Setup of run A:
==> flow/design.v (excerpt) <==
module top_rx_surf(
	input 			clk,
	input 			rst_n,
	input 			data_rx,
	output			flag_en_1, 
	output [7:0]	addr_daohang_data,
	output [12:0]	data_rx_end_internet
    );
Size: roughly 1200 cells after synthesis, ~380 flip-flops, ~25 I/O pins, about 15000 sq um of cells after synthesis.
==> flow/config.mk <==
export PLATFORM = sky130hd
export DESIGN_NAME = top_rx_surf
export DESIGN_NICKNAME = top_rx_surf
export VERILOG_FILES = /design/flow/design.v
export SDC_FILE = /design/flow/constraint.sdc
export NUM_CORES = 4
export LEC_CHECK = 0
export ABC_AREA = 0
export CAP_MARGIN = 20
export CELL_PAD_IN_SITES_DETAIL_PLACEMENT = 2
export CORE_MARGIN = 2
export CORE_UTILIZATION = 26
export CTS_CLUSTER_DIAMETER = 133
export GPL_ROUTABILITY_DRIVEN = 0
export PLACE_DENSITY_LB_ADDON = 0.09
export SETUP_SLACK_MARGIN = 0.49
export SLEW_MARGIN = 35
export TNS_END_PERCENT = 90
==> flow/constraint.sdc <==
create_clock -name core_clock -period 10.0 [get_ports {clk}]
set_input_delay 2.0000 -clock core_clock [delete_from_list [all_inputs] [get_ports {clk}]]
set_output_delay 2.0000 -clock core_clock [all_outputs]
set_load 0.01 [all_outputs]
run.sh (not shown) runs the stock make flow with config.mk's settings and CLKGATE_MAP_FILE=.
Setup changes, run A to run B
# run A
export LEC_CHECK = 0
export ABC_AREA = 0
export CAP_MARGIN = 20
export CELL_PAD_IN_SITES_DETAIL_PLACEMENT = 2
export CORE_MARGIN = 2
export CORE_UTILIZATION = 26
export CTS_CLUSTER_DIAMETER = 133
export GPL_ROUTABILITY_DRIVEN = 0
export PLACE_DENSITY_LB_ADDON = 0.09
export SETUP_SLACK_MARGIN = 0.49
export SLEW_MARGIN = 35
export TNS_END_PERCENT = 90
create_clock -name core_clock -period 10.0 [get_ports {clk}]
# run B
export LEC_CHECK = 0
export CAP_MARGIN = 20
export CORE_MARGIN = 2
export CORE_UTILIZATION = 69
export PLACE_DENSITY_LB_ADDON = 0.01
export SLEW_MARGIN = 20
create_clock -name core_clock -period 3.21 [get_ports {clk}]
--- outcome ---
- No crash in run B: every stage finished, but the layout fails its final checks due to negative setup slack.
- The lower clock group share of total power came out of run B.
- From run A to run B the numbers moved as follows: combinational share of power shows an increase of 0.3 points, peak fanout along the critical path shows a reduction of 2, sequential share of layout area shows a reduction of 0.35 points, post-route total power shows an increase of 190%.
### run B -> run C
# run B
export LEC_CHECK = 0
export CAP_MARGIN = 20
export CORE_MARGIN = 2
export CORE_UTILIZATION = 69
export PLACE_DENSITY_LB_ADDON = 0.01
export SLEW_MARGIN = 20
create_clock -name core_clock -period 3.21 [get_ports {clk}]
# run C
export LEC_CHECK = 0
export CAP_MARGIN = 20
export CORE_MARGIN = 2
export CORE_UTILIZATION = 72
export CTS_CLUSTER_DIAMETER = 377
export PLACE_DENSITY = 0.38
export SLEW_MARGIN = 20
create_clock -name core_clock -period 9.07 [get_ports {clk}]
### Flow results
Run C: all stages complete, timing, DRC and antenna checks passed. [run C vs run B] post-CTS repair timing setup buffer count: lower in run C. Between run C and run B, it is run C whose leakage power of the design is lower, by about 5%. Run C ended with less number of cells on the worst reg-to-reg path than run B. Compared with run B, run C shows number of placed instances, taps included lower by 99. Diff run B -> run C | cell area | decrease of about 5%. Run C against run B: final wirelength lost 3.8%, global router's overall resource usage moved up.
### run C -> run D
# run C
export LEC_CHECK = 0
export CAP_MARGIN = 20
export CORE_MARGIN = 2
export CORE_UTILIZATION = 72
export CTS_CLUSTER_DIAMETER = 377
export PLACE_DENSITY = 0.38
export SLEW_MARGIN = 20
create_clock -name core_clock -period 9.07 [get_ports {clk}]
# run D
export LEC_CHECK = 0
export ABC_AREA = 1
export CAP_MARGIN = 20
export CORE_MARGIN = 2
export CORE_UTILIZATION = 72
export CTS_CLUSTER_DIAMETER = 393
export CTS_CLUSTER_SIZE = 15
export HOLD_SLACK_MARGIN = 0.3
export PLACE_DENSITY_LB_ADDON = 0.06
export SETUP_SLACK_MARGIN = -0.03
export SLEW_MARGIN = 20
create_clock -name core_clock -period 2.8 [get_ports {clk}]
Results
Having completed the whole flow, run C delivered a layout that passed the timing, design-rule and antenna checks. The final report for run D shows a completed flow and a layout that fails verification, specifically negative setup slack. Count of TritonRoute iterations in the first routing pass, run D and run C: higher on run D. As of run D, synthesized cell count had risen by more than a quarter compared to run C. Of run D and run C, run D shows the lower share of power burned in the clock network, with run C above it. Design area, run D vs run C: up by more than 10%. Of run D and run C, the run reporting the higher count of inverters not on the clock network in the layout was run D. The lower part of the total power dissipated in combinational logic of run D and run C is in run C. Summary of the comparison: worst-case setup margin in the final layout is lower in run D, relative to run C. [run D] clock skew rose 0.018 ns relative to run C. Taking run C as the reference point, the post-synthesis compound-gate area fraction of run D falls by 0.91 points.

Setup of job 2706:
top_rx_surf again, from the RTL that the note above started with.
export LEC_CHECK = 0
export ABC_AREA = 1
export CAP_MARGIN = 20
export CORE_MARGIN = 2
export CORE_UTILIZATION = 70
export CTS_CLUSTER_DIAMETER = 150
export CTS_CLUSTER_SIZE = 15
export HOLD_SLACK_MARGIN = 0.3
export PLACE_DENSITY_LB_ADDON = 0.06
export SETUP_SLACK_MARGIN = 0.17
export SLEW_MARGIN = 20
create_clock -name core_clock -period 2.49 [get_ports {clk}]
Job 2706: complete, dirty (setup timing)
Inputs modified between job 2706 and job 2083:
==> flow/config.mk <==
export PLATFORM = sky130hd
export DESIGN_NAME = top_rx_surf
export DESIGN_NICKNAME = top_rx_surf
export VERILOG_FILES = /design/flow/design.v
export SDC_FILE = /design/flow/constraint.sdc
export NUM_CORES = 4
export LEC_CHECK = 0
export CAP_MARGIN = 20
export CORE_MARGIN = 2
export CORE_UTILIZATION = 70
export CTS_CLUSTER_DIAMETER = 190
export CTS_CLUSTER_SIZE = 15
export PLACE_DENSITY_LB_ADDON = 0.13
export SLEW_MARGIN = 20
==> flow/constraint.sdc <==
create_clock -name core_clock -period 2.54 [get_ports {clk}]
set_input_delay 0.5080 -clock core_clock [delete_from_list [all_inputs] [get_ports {clk}]]
set_output_delay 0.5080 -clock core_clock [all_outputs]
set_load 0.01 [all_outputs]
==> comparison <==
Looking only at sequential portion of the cell area, and setting everything else aside, the higher value of job 2706 and job 2083 goes to job 2083. Final cell utilization of the core, job 2706 and job 2083, lower one = job 2083. The final report for job 2706 shows a completed flow and a layout that fails verification, specifically setup timing. In job 2083 the implementation ran to completion but is not tape-out ready, as the final checks report setup timing. Against job 2706, job 2083 comes in 0.13 mW lower on net switching power. Going from job 2706 to job 2083, post-synth area from yosys stat shrank by a few percent. Job 2083: number of logic gates is 226 lower than what job 2706 reported. Final routed wire length divided by cell count in job 2083 is about 0.6% higher than in job 2706. Design area | job 2083 below job 2706. For job 2083, the capturing instance or port of the critical path was u_surf_internet_rx.data_rx_end_internet[85], unlike job 2706, where it was u_surf_internet_rx.data_rx_end_internet[88].
Setup changes, job 2083 to job 7105
==> flow/config.mk <==
export PLATFORM = sky130hd
export DESIGN_NAME = top_rx_surf
export DESIGN_NICKNAME = top_rx_surf
export VERILOG_FILES = /design/flow/design.v
export SDC_FILE = /design/flow/constraint.sdc
export NUM_CORES = 4
export LEC_CHECK = 0
export CAP_MARGIN = 15
export CORE_MARGIN = 2
export CORE_UTILIZATION = 72
export SETUP_SLACK_MARGIN = -0.56
export SLEW_MARGIN = 20
==> flow/constraint.sdc <==
create_clock -name core_clock -period 8.38 [get_ports {clk}]
set_input_delay 1.6760 -clock core_clock [delete_from_list [all_inputs] [get_ports {clk}]]
set_output_delay 1.6760 -clock core_clock [all_outputs]
set_load 0.01 [all_outputs]
When the final numbers for job 7105 and job 2083 were put side by side, the final routed wirelength across all metal layers turned out to be greater in job 2083.
Every stage of the flow completed for job 7105, and the final layout passed the timing, design-rule and antenna checks.
Job 7105 vs job 2083, critical path capture point: u_surf_internet_rx.data_rx_end_internet[88] vs u_surf_internet_rx.data_rx_end_internet[85]
Between job 2083 and job 7105, the flow reports power decreasing by more than half.
Job 7105 vs job 2083, worst setup slack went up by 5430 ps.
--- input diff job 7105..job 8186 ---
diff --git a/flow/config.mk b/flow/config.mk
--- a/flow/config.mk
+++ b/flow/config.mk
@@ -6,7 +6,9 @@
 export NUM_CORES = 4
 export LEC_CHECK = 0
-export CAP_MARGIN = 15
+export ABC_AREA = 1
+export CAP_MARGIN = 20
 export CORE_MARGIN = 2
 export CORE_UTILIZATION = 72
-export SETUP_SLACK_MARGIN = -0.56
+export CTS_CLUSTER_DIAMETER = 397
+export PLACE_DENSITY = 0.36
 export SLEW_MARGIN = 20
==> flow/constraint.sdc <==
create_clock -name core_clock -period 2.47 [get_ports {clk}]
set_input_delay 0.4940 -clock core_clock [delete_from_list [all_inputs] [get_ports {clk}]]
set_output_delay 0.4940 -clock core_clock [all_outputs]
set_load 0.01 [all_outputs]
--- outcome ---
Every stage of job 8186 finished as expected; the final checks, on the other hand, flagged setup timing, which means the layout fails. Having completed the whole flow, job 7105 delivered a layout that passed the timing, design-rule and antenna checks. Synthesized cell count of job 8186 exceeds that of job 7105 by more than a quarter. Taking job 7105 as the reference, in job 8186 post-layout minimum cycle time now sits lower, clock power now sits higher. Xor and xnor fraction of the mapped netlist area: job 8186 < job 7105.
#### Input delta (job 2422 over job 8186)
diff --git a/flow/config.mk b/flow/config.mk
--- a/flow/config.mk
+++ b/flow/config.mk
@@ -6,9 +6,7 @@
 export NUM_CORES = 4
 export LEC_CHECK = 0
-export ABC_AREA = 1
 export CAP_MARGIN = 20
 export CORE_MARGIN = 2
-export CORE_UTILIZATION = 72
-export CTS_CLUSTER_DIAMETER = 397
-export PLACE_DENSITY = 0.36
+export CORE_UTILIZATION = 66
+export SETUP_SLACK_MARGIN = 2.05
 export SLEW_MARGIN = 20
==> flow/constraint.sdc <==
create_clock -name core_clock -period 8.38 [get_ports {clk}]
set_input_delay 1.6760 -clock core_clock [delete_from_list [all_inputs] [get_ports {clk}]]
set_output_delay 1.6760 -clock core_clock [all_outputs]
set_load 0.01 [all_outputs]
Changes observed in job 2422 relative to job 8186: synthesized chip area reported by yosys saw a decrease; met1 track utilization from global routing saw a decrease; post-placement worst setup slack saw an increase; count of cell types in the netlist saw an increase. When job 2422 is measured against job 8186, its clock period minus worst slack turns out 880 ps higher. When job 2422 is measured against job 8186, its instance area at placement turns out about 12% lower. Vias: job 2422 fewer than job 8186. Relative to job 8186, job 2422 improves total power of the final layout. Uppermost signal routing layer after detailed routing: met5 -> job 8186, met4 -> job 2422. Both conditions hold for job 2422: the flow ran to the end and the final layout passed the timing, design-rule and antenna checks. Although job 8186 finished all stages, its layout failed final checks on setup timing. From job 8186 to job 2422 the numbers moved as follows: netlist area before placement has decreased, worst-margin pin slew has increased.
The inputs of job 3242 differ from those of job 2422 as listed below.
diff --git a/flow/config.mk b/flow/config.mk
--- a/flow/config.mk
+++ b/flow/config.mk
@@ -6,7 +6,10 @@
 export NUM_CORES = 4
 export LEC_CHECK = 0
-export CAP_MARGIN = 20
+export ABC_AREA = 1
+export CAP_MARGIN = 0
 export CORE_MARGIN = 2
-export CORE_UTILIZATION = 66
-export SETUP_SLACK_MARGIN = 2.05
+export CORE_UTILIZATION = 72
+export CTS_CLUSTER_SIZE = 76
+export PLACE_DENSITY_LB_ADDON = 0.01
+export SETUP_SLACK_MARGIN = 0.72
 export SLEW_MARGIN = 20
==> flow/constraint.sdc <==
create_clock -name core_clock -period 2.53 [get_ports {clk}]
set_input_delay 0.5060 -clock core_clock [delete_from_list [all_inputs] [get_ports {clk}]]
set_output_delay 0.5060 -clock core_clock [all_outputs]
set_load 0.01 [all_outputs]
Tool error GRT-0232 stopped job 3242 during global routing (5_1_grt); no final results.
Synthesized cell count, job 3242 vs job 2422: up by more than a quarter
In the metrics for job 2422 and job 3242, the one carrying the lower count of hold buffers inserted by post-cts repair is job 2422.
Sequential share of the synthesized area was lower in the run labelled job 3242.
Between job 2422 and job 3242, the average instance area after synthesis is lower for job 3242.

== job 2783 ==
Starting RTL as in the previous note.
==> flow/config.mk <==
export PLATFORM = sky130hd
export DESIGN_NAME = top_rx_surf
export DESIGN_NICKNAME = top_rx_surf
export VERILOG_FILES = /design/flow/design.v
export SDC_FILE = /design/flow/constraint.sdc
export NUM_CORES = 4
export LEC_CHECK = 0
export ABC_AREA = 1
export CAP_MARGIN = 20
export CORE_MARGIN = 2
export CORE_UTILIZATION = 70
export CTS_CLUSTER_DIAMETER = 190
export CTS_CLUSTER_SIZE = 15
export PLACE_DENSITY_LB_ADDON = 0.13
export SETUP_SLACK_MARGIN = 0.74
export SLEW_MARGIN = 40
==> flow/constraint.sdc <==
create_clock -name core_clock -period 2.48 [get_ports {clk}]
set_input_delay 0.4960 -clock core_clock [delete_from_list [all_inputs] [get_ports {clk}]]
set_output_delay 0.4960 -clock core_clock [all_outputs]
set_load 0.01 [all_outputs]
Job 2783 finished all stages; layout check result: FAIL, due to setup timing.
Setup changes, job 2783 to job 6203
Settings: CTS_CLUSTER_SIZE removed (was 15); CORE_UTILIZATION changed from 70 to 62; SLEW_MARGIN changed from 40 to 20; SETUP_SLACK_MARGIN removed (was 0.74); CTS_CLUSTER_DIAMETER removed (was 190); PLACE_DENSITY_LB_ADDON removed (was 0.13); ABC_AREA removed (was 1); the clock period (ns, I/O delays scaled along) changed from 2.48 to 9.07.
==> comparison <==
Changes observed in job 6203 relative to job 2783: combinational share of cell area went down, gate count of the mapped netlist saw a decrease, met2 track demand over resource in global routing has decreased, clock skew dropped 8.2 ps.
Sort job 2783 and job 6203 by signed area change from the synthesized netlist to the final layout, ascending, and job 6203 comes first.
Job 6203 finished end to end and its layout was clean on timing, DRC and antenna.
> inputs changed (job 6203 -> job 142)
Settings: setting MAX_ROUTING_LAYER to met4 for the first time; changing CORE_MARGIN from 2 to 3; changing CORE_UTILIZATION from 62 to 24; setting MIN_ROUTING_LAYER to met1 for the first time; setting SETUP_SLACK_MARGIN to 0.21 for the first time; changing the clock period (ns, I/O delays scaled along) from 9.07 to 5.92.
## What came out
- Leakage power of the design in job 142 is 0.000076 uW higher than in job 6203
- Job 142 reached the final stage; the timing, design-rule and antenna checks on its layout passed.
- The total of plain and repair buffers excluding clock buffers reported for job 142 is smaller than that of job 6203 by 2.
- Looking at job 142 and job 6203, the worst path arrival time is a wash.
- Global-route wire length before repair: job 142 and job 6203 compared, higher one is job 142
- Job 142 vs. job 6203: via count shows no meaningful change; fraction of cell area in non-clock buffers was more or less identical; synthesis-to-layout area growth up 5.1 points.
- Delta (job 142 minus job 6203): worst ir drop on vdd went up by 17%, total clock buffers created by CTS went up by 3, core occupancy in the finished layout went down by 42 points.

== lane 1 ==
Starting RTL as in the previous note.
clock: 2.54 ns
lec_check: 0
abc_area: 1
cap_margin: 25
core_margin: 3
core_utilization: 70
cts_cluster_diameter: 186
min_routing_layer: met1
place_density_lb_addon: 0.09
slew_margin: 20
tns_end_percent: 5
Complete run, failing final checks: lane 1, reason negative setup slack.
Setup changes, lane 1 to lane 2
Settings: an added SETUP_SLACK_MARGIN of 0.49; a deleted TNS_END_PERCENT that had been 5; a change of CORE_MARGIN from 3 to 2; a change of CORE_UTILIZATION from 70 to 56; a deleted MIN_ROUTING_LAYER that had been met1; a change of CAP_MARGIN from 25 to 20; a deleted CTS_CLUSTER_DIAMETER that had been 186; a deleted PLACE_DENSITY_LB_ADDON that had been 0.09; a change of the clock period (ns, I/O delays scaled along) from 2.54 to 10.0.
Notes after the runs:
The flow did not stop early for lane 2: all stages ran, and the layout cleared the timing, design-rule and antenna checks.
[flow] lane 1 | stages: complete | final checks: fail | reason: negative setup slack
What lane 2 reported for global-route wire length before repair has to be multiplied by 1.3 to get the figure for lane 1.
The final reports for lane 2 and lane 1 show detailed-router iteration count before antenna repair lower in the former.
Looking only at first-iteration DRC count, and setting everything else aside, the lower value of lane 1 and lane 2 goes to lane 2.
Looking at worst setup margin across lane 1 and lane 2, the one that comes out lower is lane 1.
Relative to lane 1, the count of vias placed by the detailed router measured on lane 2 has decreased by more than 10%.
Lane 2 against lane 1: met3 capacity usage during global routing now smaller; sequential power lost about 75%; routed wire length shows a reduction of 12000 um.
For wire length on met2, dividing the value from lane 1 by the value from lane 2 gives 1.5.
> inputs changed (lane 2 -> lane 3)
Settings: removing ABC_AREA (formerly 1); changing CORE_UTILIZATION from 56 to 57; removing SETUP_SLACK_MARGIN (formerly 0.49); setting CTS_CLUSTER_SIZE to 29 for the first time; changing the clock period (ns, I/O delays scaled along) from 10.0 to 6.86.
Notes after the runs:
- The proportion of cell area occupied by registers reported for lane 3 is greater than that of lane 2 by 2.2 points.
- Re count of hold-fix buffers inserted at cts: no difference whatsoever between lane 2 and lane 3.
- The die span in x number comes out higher for lane 2 vs lane 3.
- In lane 3, the worst setup slack for register-to-register paths came out 4270 ps below the value in lane 2.
- When lane 3 is set beside lane 2, its yosys stat chip area turns out to be about 5% smaller.
## Diff of input files: lane 4 against lane 3
Settings: clearing CTS_CLUSTER_SIZE, which used to be 29; swapping 57 for 40 in CORE_UTILIZATION; swapping 6.86 for 4.44 in the clock period (ns, I/O delays scaled along).
==> comparison <==
When the final numbers for lane 3 and lane 4 were put side by side, the proportion of power drawn by the clock network turned out to be smaller in lane 4.
Clock buffer instance count of the final layout: lane 4 vs lane 3 up about 11%
Finished layout cell area (lane 4 vs. lane 3) increases slightly
The higher arrival time of the worst setup path of lane 3 and lane 4 is in lane 3.
Lane 4 ended up with a lower register fraction of the total cell area than lane 3 did.
Reported for lane 3 and lane 4, number of top-level pins turned out identical to the last digit.
From lane 3 to lane 4 the numbers moved as follows: via count shows no meaningful change, maximum VDD drop now sits lower, total routed wirelength lower, total power density per cell area went up.
Relative to lane 3, register share of total power increased by 1.2 points in lane 4.
Power figures rest on the tool's default switching activity, not on a simulated workload.
